==> trial 67: inputs <==
==> flow/design.v <==
module alu_top (
    input clk,
    input [15:0] a,
    input [15:0] b,
    input [5:0] alufn,
    input fail,
    output reg z,
    output reg v,
    output reg n,
    output reg [15:0] out
  );
  reg [15:0] a_q;
  reg [15:0] b_q;
  reg [5:0] alufn_q;
  reg fail_q;
  wire alu_z;
  wire alu_v;
  wire alu_n;
  wire [15:0] alu_out;
  alu_13 alu (
    .a(a_q),
    .b(b_q),
    .alufn(alufn_q),
    .fail(fail_q),
    .z(alu_z),
    .v(alu_v),
    .n(alu_n),
    .out(alu_out)
  );
  always @(posedge clk) begin
    a_q <= a;
    b_q <= b;
    alufn_q <= alufn;
    fail_q <= fail;
    z <= alu_z;
    v <= alu_v;
    n <= alu_n;
    out <= alu_out;
  end
endmodule

module adder16_15 (
    input [5:0] alufn,
    input [15:0] a,
    input [15:0] b,
    output reg z,
    output reg v,
    output reg n,
    output reg [15:0] addOUT
  );
  reg [15:0] out;
  always @* begin
    out = $signed(a) + $signed(b ^ {5'h10{alufn[0+0-:1]}}) + alufn[0+0-:1];
    addOUT = out;
    z = (~|out);
    v = (a[15+0-:1] & (b[15+0-:1] ^ alufn[0+0-:1]) & ~out[15+0-:1]) | (~a[15+0-:1] & ~(b[15+0-:1] ^ alufn[0+0-:1]) & out[15+0-:1]);
    n = out[15+0-:1];
  end
endmodule
module bool16_16 (
    input [5:0] alufn,
    input [15:0] a,
    input [15:0] b,
    output reg [15:0] boolOUT
  );
  always @* begin
    case (alufn[0+3-:4])
      4'h6: begin
        boolOUT = a ^ b;
      end
      4'h8: begin
        boolOUT = a & b;
      end
      4'ha: begin
        boolOUT = a;
      end
      4'he: begin
        boolOUT = a | b;
      end
      default: begin
        boolOUT = 1'h0;
      end
    endcase
  end
endmodule
module shift16_17 (
    input [5:0] alufn,
    input [15:0] a,
    input [15:0] b,
    output reg [15:0] shiftOUT
  );
  always @* begin
    case (alufn[0+1-:2])
      2'h0: begin
        shiftOUT = a << b;
      end
      2'h1: begin
        shiftOUT = a >> b;
      end
      2'h3: begin
        shiftOUT = $signed(a) >>> $signed(b);
      end
      default: begin
        shiftOUT = a;
      end
    endcase
  end
endmodule
module cmp16_18 (
    input [5:0] alufn,
    input z,
    input v,
    input n,
    output reg [15:0] compOUT
  );
  always @* begin
    case (alufn[1+1-:2])
      2'h1: begin
        compOUT = {15'h0000, z};
      end
      2'h2: begin
        compOUT = {15'h0000, v ^ n};
      end
      2'h3: begin
        compOUT = {15'h0000, z | (v ^ n)};
      end
      default: begin
        compOUT = 1'h0;
      end
    endcase
  end
endmodule
module muldiv16_19 (
    input [5:0] alufn,
    input [15:0] a,
    input [15:0] b,
    output reg z,
    output reg v,
    output reg n,
    output reg [15:0] muldivOUT
  );
  reg [31:0] out;
  always @* begin
    case (alufn[1+1-:2])
      2'h1: begin
        out = $signed(a) * $signed(b);
        z = (~|(out[0+15-:16]));
        if (a != 1'h0 && $signed(out[0+15-:16]) / $signed(a) != $signed(b)) begin
          v = 1'h1;
        end else begin
          v = 1'h0;
        end
        n = a[15+0-:1] ^ b[15+0-:1];
      end
      2'h2: begin
        if (b == 1'h0) begin
          out = 1'h0;
          z = 1'h0;
          v = 1'h0;
          n = 1'h0;
        end else begin
          out = $signed(a) / $signed(b);
          z = (~|(out[0+15-:16]));
          n = a[15+0-:1] ^ b[15+0-:1];
          v = 1'h0;
        end
      end
      2'h3: begin
        if (b == 1'h0) begin
          out = 1'h0;
          z = 1'h0;
          v = 1'h0;
          n = 1'h0;
        end else begin
          out = a - (a / b * b);
          z = (~|(out[0+15-:16]));
          n = out[15+0-:1];
          v = 1'h0;
        end
      end
      default: begin
        out = 1'h0;
        z = 1'h0;
        v = 1'h0;
        n = 1'h0;
      end
    endcase
    muldivOUT = out[0+15-:16];
  end
endmodule
module alu_13 (
    input [15:0] a,
    input [15:0] b,
    input [5:0] alufn,
    input fail,
    output reg z,
    output reg v,
    output reg n,
    output reg [15:0] out
  );
  wire [1-1:0] M_adder16_z;
  wire [1-1:0] M_adder16_v;
  wire [1-1:0] M_adder16_n;
  wire [16-1:0] M_adder16_addOUT;
  reg [6-1:0] M_adder16_alufn;
  reg [16-1:0] M_adder16_a;
  reg [16-1:0] M_adder16_b;
  adder16_15 adder16 (
    .alufn(M_adder16_alufn),
    .a(M_adder16_a),
    .b(M_adder16_b),
    .z(M_adder16_z),
    .v(M_adder16_v),
    .n(M_adder16_n),
    .addOUT(M_adder16_addOUT)
  );
  wire [16-1:0] M_bool16_boolOUT;
  reg [6-1:0] M_bool16_alufn;
  reg [16-1:0] M_bool16_a;
  reg [16-1:0] M_bool16_b;
  bool16_16 bool16 (
    .alufn(M_bool16_alufn),
    .a(M_bool16_a),
    .b(M_bool16_b),
    .boolOUT(M_bool16_boolOUT)
  );
  wire [16-1:0] M_shift16_shiftOUT;
  reg [6-1:0] M_shift16_alufn;
  reg [16-1:0] M_shift16_a;
  reg [16-1:0] M_shift16_b;
  shift16_17 shift16 (
    .alufn(M_shift16_alufn),
    .a(M_shift16_a),
    .b(M_shift16_b),
    .shiftOUT(M_shift16_shiftOUT)
  );
  wire [16-1:0] M_cmp16_compOUT;
  reg [6-1:0] M_cmp16_alufn;
  reg [1-1:0] M_cmp16_z;
  reg [1-1:0] M_cmp16_v;
  reg [1-1:0] M_cmp16_n;
  cmp16_18 cmp16 (
    .alufn(M_cmp16_alufn),
    .z(M_cmp16_z),
    .v(M_cmp16_v),
    .n(M_cmp16_n),
    .compOUT(M_cmp16_compOUT)
  );
  wire [1-1:0] M_muldiv16_z;
  wire [1-1:0] M_muldiv16_v;
  wire [1-1:0] M_muldiv16_n;
  wire [16-1:0] M_muldiv16_muldivOUT;
  reg [6-1:0] M_muldiv16_alufn;
  reg [16-1:0] M_muldiv16_a;
  reg [16-1:0] M_muldiv16_b;
  muldiv16_19 muldiv16 (
    .alufn(M_muldiv16_alufn),
    .a(M_muldiv16_a),
    .b(M_muldiv16_b),
    .z(M_muldiv16_z),
    .v(M_muldiv16_v),
    .n(M_muldiv16_n),
    .muldivOUT(M_muldiv16_muldivOUT)
  );
  reg [15:0] outT;
  always @* begin
    M_adder16_alufn = alufn;
    M_adder16_a = a;
    M_adder16_b = b;
    z = M_adder16_z;
    v = M_adder16_v;
    n = M_adder16_n;
    M_bool16_alufn = alufn;
    M_bool16_a = a;
    M_bool16_b = b;
    M_shift16_alufn = alufn;
    M_shift16_a = a;
    M_shift16_b = b;
    M_cmp16_alufn = alufn;
    M_cmp16_z = M_adder16_z;
    M_cmp16_v = M_adder16_v;
    M_cmp16_n = M_adder16_n;
    M_muldiv16_alufn = alufn;
    M_muldiv16_a = a;
    M_muldiv16_b = b;
    case (alufn[4+1-:2])
      2'h0: begin
        if (alufn[1+1-:2] == 2'h0) begin
          outT = M_adder16_addOUT;
        end else begin
          outT = M_muldiv16_muldivOUT;
          z = M_muldiv16_z;
          v = M_muldiv16_v;
          n = M_muldiv16_n;
        end
      end
      2'h1: begin
        outT = M_bool16_boolOUT;
      end
      2'h2: begin
        outT = M_shift16_shiftOUT;
      end
      2'h3: begin
        outT = M_cmp16_compOUT;
      end
    endcase
    out = outT ^ fail;
  end
endmodule
==> flow/run.sh <==
#!/bin/bash
# the make line also repeats each setting of config.mk as NAME=value (left out here)
make -C /OpenROAD-flow-scripts/flow DESIGN_CONFIG=/design/flow/config.mk WORK_HOME=/design/flow/orfs CLKGATE_MAP_FILE= finish
==> flow/config.mk <==
export PLATFORM = sky130hd
export DESIGN_NAME = alu_top
export DESIGN_NICKNAME = alu_top
export VERILOG_FILES = /design/flow/design.v
export SDC_FILE = /design/flow/constraint.sdc
export NUM_CORES = 4
export LEC_CHECK = 0
export ABC_AREA = 1
export CAP_MARGIN = 20
export CORE_MARGIN = 2
export CORE_UTILIZATION = 68
export CTS_CLUSTER_DIAMETER = 303
export CTS_CLUSTER_SIZE = 99
export SLEW_MARGIN = 20
export TNS_END_PERCENT = 10
==> flow/constraint.sdc <==
create_clock -name core_clock -period 64.1 [get_ports {clk}]
set_input_delay 12.8200 -clock core_clock [delete_from_list [all_inputs] [get_ports {clk}]]
set_output_delay 12.8200 -clock core_clock [all_outputs]
set_load 0.01 [all_outputs]
==> trial 5 (differences from trial 67) <==
==> flow/config.mk (replaced) <==
export PLATFORM = sky130hd
export DESIGN_NAME = alu_top
export DESIGN_NICKNAME = alu_top
export VERILOG_FILES = /design/flow/design.v
export SDC_FILE = /design/flow/constraint.sdc
export NUM_CORES = 4
export LEC_CHECK = 0
export CAP_MARGIN = 20
export CORE_MARGIN = 2
export CORE_UTILIZATION = 12
export SLEW_MARGIN = 20
==> flow/constraint.sdc (replaced) <==
create_clock -name core_clock -period 97.0 [get_ports {clk}]
set_input_delay 19.4000 -clock core_clock [delete_from_list [all_inputs] [get_ports {clk}]]
set_output_delay 19.4000 -clock core_clock [all_outputs]
set_load 0.01 [all_outputs]
==> trial 61 (differences from trial 67) <==
==> flow/config.mk (replaced) <==
export PLATFORM = sky130hd
export DESIGN_NAME = alu_top
export DESIGN_NICKNAME = alu_top
export VERILOG_FILES = /design/flow/design.v
export SDC_FILE = /design/flow/constraint.sdc
export NUM_CORES = 4
export LEC_CHECK = 0
export CAP_MARGIN = 20
export CORE_MARGIN = 2
export CORE_UTILIZATION = 50
export CTS_CLUSTER_DIAMETER = 393
export SLEW_MARGIN = 20
export TNS_END_PERCENT = 100
==> flow/constraint.sdc (replaced) <==
create_clock -name core_clock -period 65.6 [get_ports {clk}]
set_input_delay 13.1200 -clock core_clock [delete_from_list [all_inputs] [get_ports {clk}]]
set_output_delay 13.1200 -clock core_clock [all_outputs]
set_load 0.01 [all_outputs]
==> trial 69 (differences from trial 67) <==
==> flow/config.mk (replaced) <==
export PLATFORM = sky130hd
export DESIGN_NAME = alu_top
export DESIGN_NICKNAME = alu_top
export VERILOG_FILES = /design/flow/design.v
export SDC_FILE = /design/flow/constraint.sdc
export NUM_CORES = 4
export LEC_CHECK = 0
export CAP_MARGIN = 20
export CORE_MARGIN = 2
export CORE_UTILIZATION = 40
export SLEW_MARGIN = 20
==> flow/constraint.sdc (replaced) <==
create_clock -name core_clock -period 80.0 [get_ports {clk}]
set_input_delay 16.0000 -clock core_clock [delete_from_list [all_inputs] [get_ports {clk}]]
set_output_delay 16.0000 -clock core_clock [all_outputs]
set_load 0.01 [all_outputs]
==> Changelog: implementation <==
## Implementation

* Status: finished with violations
* Setup Viol. Count Final at 16
* SO Faults: negative setup slack
* YS chip area at 43280 um^2
* Full die area at 88940 um^2
* Worst Slack Setup Final at -2571 ps
* Dpl cell area at 61470 um^2
* Most instantiated library cell after synthesis: ha_1
* Synth Area in Compound Gates at 27.97%
The numbers above come from trial 61.

==> Changelog: implementation <==
## Implementation

* Setup Viol. Count Final at 0
* Flop Count at 58
* Full die area at 365500 um^2
* Synth Area in Compound Gates at 27.97%
* YS chip area at 43280 um^2
* Status: complete, no violations
* Most instantiated library cell after synthesis: ha_1
The numbers above come from trial 5.

==> Changelog: implementation <==
## Implementation

* Status: complete, no violations
* Reg2Reg Depth at 339
* YS chip area at 43280 um^2
* Worst Slack Setup Final at 3874 ps
* Most instantiated library cell after synthesis: ha_1
* Full die area at 110900 um^2
* Synth Area in Compound Gates at 27.97%
* Yosys adder share at 28.51%
* Drt total wl at 187600 um
* Via count at 47640
The numbers above come from trial 69.

==> Changelog: implementation <==
### Metrics

* Most instantiated library cell after synthesis: nand2_1
* Failed at: 5_1_grt
* Tool error: [ERROR GRT-0116] Global routing finished with congestion. Check the congestion regions in the DRC Viewer.
* Dpl cell area at 56680 um^2
* Full die area at 63670 um^2
* Status: did not finish
The numbers above come from trial 67.

